==> try-quartz: inputs <==
==> flow/design.v <==
`timescale 1ns/100ps
module mult_stage( input clock, reset, start, nuke, 
		   input [63:0] product_in, mplier_in, mcand_in,
		   output logic done,
		   output logic [63:0] product_out, mplier_out, mcand_out
		  );
	logic [63:0] prod_in_reg, partial_prod_reg;
	logic [63:0] partial_product, next_mplier, next_mcand;
	assign product_out = prod_in_reg + partial_prod_reg;
	assign partial_product = mplier_in[7:0] * mcand_in;
	assign next_mplier = {8'b0,mplier_in[63:8]};
	assign next_mcand = {mcand_in[55:0],8'b0};
	always_ff @(posedge clock) begin
		prod_in_reg      <= product_in;
		partial_prod_reg <= partial_product;
		mplier_out       <= next_mplier;
		mcand_out        <= next_mcand;
	end
	always_ff @(posedge clock) begin
		if(reset)
			done <= 1'b0;
		else if(nuke)
			done <= 1'b0;
		else
			done <= start;
	end
endmodule
`timescale 1ns/100ps
module mult(	input clock, reset, nuke, 
		input [63:0] mcand, mplier,
		input start,
		output [63:0] product,
		output done
	   );
  	logic [63:0] mcand_out, mplier_out;
  	logic [(7*64)-1:0] internal_products, internal_mcands, internal_mpliers;
  	logic [6:0] internal_dones;
	mult_stage mstage [7:0]  (
		.clock(clock),
		.reset(reset),
		.nuke(nuke), 
		.product_in({internal_products,64'h0}),
		.mplier_in({internal_mpliers,mplier}),
		.mcand_in({internal_mcands,mcand}),
		.start({internal_dones,start}),
		.product_out({product,internal_products}),
		.mplier_out({mplier_out,internal_mpliers}),
		.mcand_out({mcand_out,internal_mcands}),
		.done({done,internal_dones})
	);
endmodule
==> flow/run.sh <==
#!/bin/bash
# the make line also repeats each setting of config.mk as NAME=value (left out here)
make -C /OpenROAD-flow-scripts/flow DESIGN_CONFIG=/design/flow/config.mk WORK_HOME=/design/flow/orfs CLKGATE_MAP_FILE= finish
==> flow/config.mk <==
export PLATFORM = sky130hd
export DESIGN_NAME = mult
export DESIGN_NICKNAME = mult
export VERILOG_FILES = /design/flow/design.v
export SDC_FILE = /design/flow/constraint.sdc
export NUM_CORES = 4
export LEC_CHECK = 0
export ABC_AREA = 0
export CAP_MARGIN = 35
export CORE_ASPECT_RATIO = 0.54
export CORE_MARGIN = 7
export CORE_UTILIZATION = 18
export CTS_CLUSTER_DIAMETER = 263
export CTS_CLUSTER_SIZE = 19
export GPL_ROUTABILITY_DRIVEN = 1
export GPL_TIMING_DRIVEN = 0
export MIN_ROUTING_LAYER = met2
export SETUP_SLACK_MARGIN = 0.13
export SLEW_MARGIN = 20
export TNS_END_PERCENT = 80
==> flow/constraint.sdc <==
create_clock -name core_clock -period 4.87 [get_ports {clock}]
set_input_delay 0.9740 -clock core_clock [delete_from_list [all_inputs] [get_ports {clock}]]
set_output_delay 0.9740 -clock core_clock [all_outputs]
set_load 0.01 [all_outputs]
==> inputs of try-amber, as changes to try-quartz <==
==> flow/config.mk (replaced) <==
export PLATFORM = sky130hd
export DESIGN_NAME = mult
export DESIGN_NICKNAME = mult
export VERILOG_FILES = /design/flow/design.v
export SDC_FILE = /design/flow/constraint.sdc
export NUM_CORES = 4
export LEC_CHECK = 0
export ABC_AREA = 0
export CAP_MARGIN = 30
export CORE_MARGIN = 3
export CORE_UTILIZATION = 40
export MIN_ROUTING_LAYER = met1
export SETUP_SLACK_MARGIN = 1.28
export SLEW_MARGIN = 30
export TNS_END_PERCENT = 90
==> flow/constraint.sdc (replaced) <==
create_clock -name core_clock -period 5.2 [get_ports {clock}]
set_input_delay 1.0400 -clock core_clock [delete_from_list [all_inputs] [get_ports {clock}]]
set_output_delay 1.0400 -clock core_clock [all_outputs]
set_load 0.01 [all_outputs]
==> inputs of try-delta, as changes to try-quartz <==
==> flow/config.mk (replaced) <==
export PLATFORM = sky130hd
export DESIGN_NAME = mult
export DESIGN_NICKNAME = mult
export VERILOG_FILES = /design/flow/design.v
export SDC_FILE = /design/flow/constraint.sdc
export NUM_CORES = 4
export LEC_CHECK = 0
export ABC_AREA = 0
export CAP_MARGIN = 35
export CORE_ASPECT_RATIO = 1.36
export CORE_MARGIN = 2
export CORE_UTILIZATION = 67
export CTS_CLUSTER_SIZE = 16
export GPL_TIMING_DRIVEN = 1
export PLACE_DENSITY = 0.77
export SLEW_MARGIN = 20
==> notes <==
try-quartz finished but fails on negative setup slack. try-amber finished with negative setup slack left. try-delta completed, yet does not pass: negative setup slack.
In try-quartz the sequential share of layout area is higher than in try-amber, by 0.31 points.
Routed wire length, lowest first: try-amber, try-delta, try-quartz.
The highest utilization belongs to try-delta, the lowest to try-quartz.
In try-amber the count of clock-buffer cells in the layout is higher than in try-quartz, by 91.
Cell count, highest first: try-quartz, try-amber, try-delta.
Global-route usage: try-delta > try-amber > try-quartz.
The highest worst setup slack belongs to try-amber, the lowest to try-quartz.
The highest clock power belongs to try-amber, the lowest to try-quartz.
The highest critical path depth belongs to try-amber, the lowest to try-delta.

==> inputs of v19 <==
RTL: the design.v shown in full above, as it stands there.
Settings: LEC_CHECK=0, ABC_AREA=1, CAP_MARGIN=20, CORE_MARGIN=2, CORE_UTILIZATION=72, CTS_CLUSTER_DIAMETER=389, CTS_CLUSTER_SIZE=99, SETUP_SLACK_MARGIN=0.93, SLEW_MARGIN=20, TNS_END_PERCENT=5; clock period 3.92 ns.
run.sh (not shown) runs the stock make flow with config.mk's settings and CLKGATE_MAP_FILE=.
==> v23: changes against v19 <==
==> flow/config.mk (replaced) <==
export PLATFORM = sky130hd
export DESIGN_NAME = mult
export DESIGN_NICKNAME = mult
export VERILOG_FILES = /design/flow/design.v
export SDC_FILE = /design/flow/constraint.sdc
export NUM_CORES = 4
export LEC_CHECK = 0
export ABC_AREA = 0
export CAP_MARGIN = 35
export CORE_ASPECT_RATIO = 1.63
export CORE_MARGIN = 7
export CORE_UTILIZATION = 18
export CTS_CLUSTER_SIZE = 16
export GPL_ROUTABILITY_DRIVEN = 0
export GPL_TIMING_DRIVEN = 0
export MIN_ROUTING_LAYER = met2
export PLACE_DENSITY = 0.39
export SETUP_SLACK_MARGIN = 0.13
export SLEW_MARGIN = 20
==> flow/constraint.sdc (replaced) <==
create_clock -name core_clock -period 4.87 [get_ports {clock}]
set_input_delay 0.9740 -clock core_clock [delete_from_list [all_inputs] [get_ports {clock}]]
set_output_delay 0.9740 -clock core_clock [all_outputs]
set_load 0.01 [all_outputs]
==> v34: changes against v19 <==
==> flow/config.mk (replaced) <==
export PLATFORM = sky130hd
export DESIGN_NAME = mult
export DESIGN_NICKNAME = mult
export VERILOG_FILES = /design/flow/design.v
export SDC_FILE = /design/flow/constraint.sdc
export NUM_CORES = 4
export LEC_CHECK = 0
export CAP_MARGIN = 20
export CORE_MARGIN = 2
export CORE_UTILIZATION = 40
export CTS_CLUSTER_SIZE = 69
export PLACE_DENSITY = 0.79
export SLEW_MARGIN = 20
==> flow/constraint.sdc (replaced) <==
create_clock -name core_clock -period 7.0 [get_ports {clock}]
set_input_delay 1.4000 -clock core_clock [delete_from_list [all_inputs] [get_ports {clock}]]
set_output_delay 1.4000 -clock core_clock [all_outputs]
set_load 0.01 [all_outputs]
==> v18: changes against v19 <==
==> flow/config.mk (replaced) <==
export PLATFORM = sky130hd
export DESIGN_NAME = mult
export DESIGN_NICKNAME = mult
export VERILOG_FILES = /design/flow/design.v
export SDC_FILE = /design/flow/constraint.sdc
export NUM_CORES = 4
export LEC_CHECK = 0
export CAP_MARGIN = 20
export CORE_MARGIN = 2
export CORE_UTILIZATION = 17
export SLEW_MARGIN = 20
==> flow/constraint.sdc (replaced) <==
create_clock -name core_clock -period 6.66 [get_ports {clock}]
set_input_delay 1.3320 -clock core_clock [delete_from_list [all_inputs] [get_ports {clock}]]
set_output_delay 1.3320 -clock core_clock [all_outputs]
set_load 0.01 [all_outputs]
==> results.txt <==
The flow run is done. Average cell area after synthesis landed at approximately 10 µm². Placement-stage cell area landed at between 100000 and 150000 µm². Share of synthesized cell area in and-or and or-and compound cells landed at about 8.3%. Setup slack on the critical path of the routed design comes to -1000 ps. The checks that failed: negative setup slack. The flow ran to the end, but the layout failed its checks.

Endpoints with negative setup slack in the final report add up to roughly 130. The synthesized design devotes to its leading area cell type ~31% of total area.
the above is filed under v23

==> results.txt <==
Implementation results. The flow did not finish. The run ended at global routing. The tool reported: "[ERROR GRT-0232] Routing congestion too high. Check the congestion heatmap in the GUI". In this run, the synthesized area fraction spent on AND-OR/OR-AND gates is recorded as 4.10%. Placement-stage cell area landed at 125000 µm². Area share of the largest cell type after synthesis landed at between 20% and 30%. Share of the yosys chip area belonging to registers landed at 21.5%.

Per the post-synthesis stats, the area per cell is ~7 µm².
the above is filed under v19

==> results.txt <==
The flow run is done. The flow ran to the end and the layout has no timing, DRC or antenna violations. In this run the layout overhead on the synthesized area is reported as 11.7%. For this block, the initial DRC count from the detailed router was roughly 3500. STA classifies the critical path startpoint as a primary input.

Iteration count of the initial detailed-routing pass landed at 7. The synthesized design devotes to its leading area cell type between 30 and 40% of total area. Setup slack on the critical path of the routed design comes to ~470 ps. Average cell area after synthesis landed at 9.97 µm². The final report lists the setup-violating endpoint count as 0. Overall power landed at 50.1 mW. Placement-stage cell area landed at around 100000 µm².
the above is filed under v34

==> results.txt <==
The flow run is done. The flow ran to the end and the layout has no timing, DRC or antenna violations. Final setup violation count landed at 0. Power spent charging and discharging nets landed at between 20 and 25 mW.

Averaged over all synthesized cells, the footprint is roughly 10 µm². In the post-route analysis, the smallest setup slack over all paths is roughly 310 ps. The top cell type by area accounts for about 30% of the synthesized area. Placement-stage cell area landed at approximately 110000 µm².
the above is filed under v18


==> run X <==
Starts from the design.v that is shown in full above.
clock: 3.58 ns
lec_check: 0
cap_margin: 20
core_margin: 2
core_utilization: 60
cts_cluster_size: 100
slew_margin: 20
==> run Z (differences from run X) <==
--- a/flow/config.mk
+++ b/flow/config.mk
@@ -7,6 +7,10 @@
 export LEC_CHECK = 0
+export ABC_AREA = 1
 export CAP_MARGIN = 20
+export CORE_ASPECT_RATIO = 0.5
 export CORE_MARGIN = 2
-export CORE_UTILIZATION = 60
+export CORE_UTILIZATION = 72
+export CTS_CLUSTER_DIAMETER = 397
 export CTS_CLUSTER_SIZE = 100
+export PLACE_DENSITY = 0.38
 export SLEW_MARGIN = 20
==> flow/constraint.sdc (replaced) <==
create_clock -name core_clock -period 4.39 [get_ports {clock}]
set_input_delay 0.8780 -clock core_clock [delete_from_list [all_inputs] [get_ports {clock}]]
set_output_delay 0.8780 -clock core_clock [all_outputs]
set_load 0.01 [all_outputs]
==> run B (differences from run X) <==
--- a/flow/config.mk
+++ b/flow/config.mk
@@ -9,4 +9,3 @@
 export CORE_MARGIN = 2
-export CORE_UTILIZATION = 60
-export CTS_CLUSTER_SIZE = 100
+export CORE_UTILIZATION = 40
 export SLEW_MARGIN = 20
==> flow/constraint.sdc (replaced) <==
create_clock -name core_clock -period 6.66 [get_ports {clock}]
set_input_delay 1.3320 -clock core_clock [delete_from_list [all_inputs] [get_ports {clock}]]
set_output_delay 1.3320 -clock core_clock [all_outputs]
set_load 0.01 [all_outputs]
==> impl_metrics.json <==
{
  "status": "finished with violations",
  "so.violations": "antenna rules, setup timing",
  "setup_viol": 231,
  "critPathMostFrequentCell": "fa_1",
  "ant_nets": 1,
  "synth_seq_share": 0.253,
  "clock.fmax_ghz": 0.185,
  "clk_latency_ns": 0.79,
  "powerComb_uw": 90100,
  "die_h_um": 400,
  "drt_iter0_drc": 3658,
  "gp_congestion": 0.963,
  "grt-ovfl-total": 0,
  "dpl.hpwl_mm": 202,
  "critPathRequiredTime_ns": 4.28,
  "fin_ws_ns": -1.84,
  "num-nonclk-buffers": 1798,
  "crit_end": "mstage[2].partial_prod_reg[62]$_DFF_P_",
  "layout.nonclk_buf_frac": 0.129,
  "slowest_stage": "fa_1",
  "min_path_cells": 2
}
-- figures above: run X

==> impl_metrics.json <==
{
  "crit_end": "mstage[0].partial_prod_reg[49]$_DFF_P_",
  "clk_latency_ns": 0.84,
  "slowest_stage": "fa_1",
  "min_path_cells": 0,
  "layout.nonclk_buf_frac": 0.0407,
  "drt_iter0_drc": 3232,
  "fin_ws_ns": 0.170,
  "synth_seq_share": 0.253,
  "critPathRequiredTime_ns": 7.33,
  "setup_viol": 0,
  "clock.fmax_ghz": 0.154,
  "gp_congestion": 0.943,
  "dpl.hpwl_mm": 181,
  "critPathMostFrequentCell": "fa_1",
  "num-nonclk-buffers": 492,
  "grt-ovfl-total": 0,
  "ant_nets": 0,
  "status": "finished clean"
}
-- figures above: run B

==> impl_metrics.json <==
{
  "io_pins": 197,
  "dpl_cell_area_um2": 122000,
  "stop_stage": "5_1_grt",
  "synth_seq_share": 0.215,
  "grt-ovfl-total": 9,
  "status": "stopped before the end",
  "gp_congestion": 1.08,
  "dpl.hpwl_mm": 310,
  "synth.top_cells.by_count": "5005 x nand2_1, 4052 x inv_1, 1447 x fa_1",
  "die_x_um": 560,
  "track_usage": 0.568,
  "post_cts_buffers": 13,
  "error_line": "[ERROR GRT-0116] Global routing finished with congestion. Check the congestion regions in the DRC Viewer.",
  "die_h_um": 282
}
-- figures above: run Z


==> inputs of run R <==
RTL: the design.v shown in full above, as it stands there.
make LEC_CHECK=0 ABC_AREA=0 CAP_MARGIN=35 CORE_ASPECT_RATIO=1.63 CORE_MARGIN=2 CORE_UTILIZATION=62 CTS_CLUSTER_SIZE=16 GPL_TIMING_DRIVEN=1 SLEW_MARGIN=20 finish   # period 4.87 ns
==> inputs of run A, as changes to run R <==
- ABC_AREA: 0 -> 1
- CAP_MARGIN: 35 -> 20
- CORE_ASPECT_RATIO: 1.63 -> default
- CORE_UTILIZATION: 62 -> 72
- CTS_CLUSTER_DIAMETER: default -> 230
- CTS_CLUSTER_SIZE: 16 -> 22
- GPL_TIMING_DRIVEN: 1 -> default
- PLACE_DENSITY_LB_ADDON: default -> 0.03
- SETUP_SLACK_MARGIN: default -> 0.93
==> flow/constraint.sdc (replaced) <==
create_clock -name core_clock -period 3.72 [get_ports {clock}]
set_input_delay 0.7440 -clock core_clock [delete_from_list [all_inputs] [get_ports {clock}]]
set_output_delay 0.7440 -clock core_clock [all_outputs]
set_load 0.01 [all_outputs]
==> inputs of run Y, as changes to run R <==
- ABC_AREA: 0 -> default
- CAP_MARGIN: 35 -> 20
- CORE_ASPECT_RATIO: 1.63 -> default
- CORE_UTILIZATION: 62 -> 72
- CTS_CLUSTER_SIZE: 16 -> default
- GPL_TIMING_DRIVEN: 1 -> default
- PLACE_DENSITY_LB_ADDON: default -> 0.01
- SETUP_SLACK_MARGIN: default -> 1.62
==> flow/constraint.sdc (replaced) <==
create_clock -name core_clock -period 5.59 [get_ports {clock}]
set_input_delay 1.1180 -clock core_clock [delete_from_list [all_inputs] [get_ports {clock}]]
set_output_delay 1.1180 -clock core_clock [all_outputs]
set_load 0.01 [all_outputs]
==> inputs of run M, as changes to run R <==
- ABC_AREA: 0 -> default
- CAP_MARGIN: 35 -> 30
- CORE_ASPECT_RATIO: 1.63 -> default
- CORE_UTILIZATION: 62 -> 40
- CTS_CLUSTER_SIZE: 16 -> default
- GPL_TIMING_DRIVEN: 1 -> default
- SETUP_SLACK_MARGIN: default -> 0.36
==> flow/constraint.sdc (replaced) <==
create_clock -name core_clock -period 7.0 [get_ports {clock}]
set_input_delay 1.4000 -clock core_clock [delete_from_list [all_inputs] [get_ports {clock}]]
set_output_delay 1.4000 -clock core_clock [all_outputs]
set_load 0.01 [all_outputs]
==> flow_summary.json <==
{
  "outcome": "finished with violations",
  "so_faults": "negative setup slack",
  "report.final.setup_viol": 118,
  "setup_ws_ps": -907
}
(the above is from run R)
==> flow_summary.json <==
{
  "outcome": "finished with violations",
  "so_faults": "negative setup slack",
  "setup_ws_ps": -94.2,
  "clock_area_share_pct": 3.87,
  "clk_pin_slew_ps": 70,
  "num_vias": 70918,
  "power_switching_w": 0.0332,
  "report.final.setup_viol": 7
}
(the above is from run Y)
==> flow_summary.json <==
{
  "report.final.setup_viol": 0,
  "netlist.top_cell.by_instances": "sky130_fd_sc_hd__and2_1",
  "critical_path.endpoint": "mstage[1].partial_prod_reg[63]",
  "report.final.slew_viol_count": 0,
  "outcome": "timing/DRC/antenna clean",
  "setup_ws_ps": 579
}
(the above is from run M)
==> flow_summary.json <==
{
  "haltStage": "5_1_grt",
  "error_message": "[ERROR GRT-0116] Global routing finished with congestion. Check the congestion regions in the DRC Viewer.",
  "largest_combinational_cell_category_by_area": "adder cells",
  "edf_count": 0,
  "grt.met1_usage_pct": 70.8,
  "outcome": "stopped before the end",
  "dieHeight_um": 397,
  "groute.usage.overall_pct": 68.3
}
(the above is from run A)
Power and IR drop assume default switching activity.
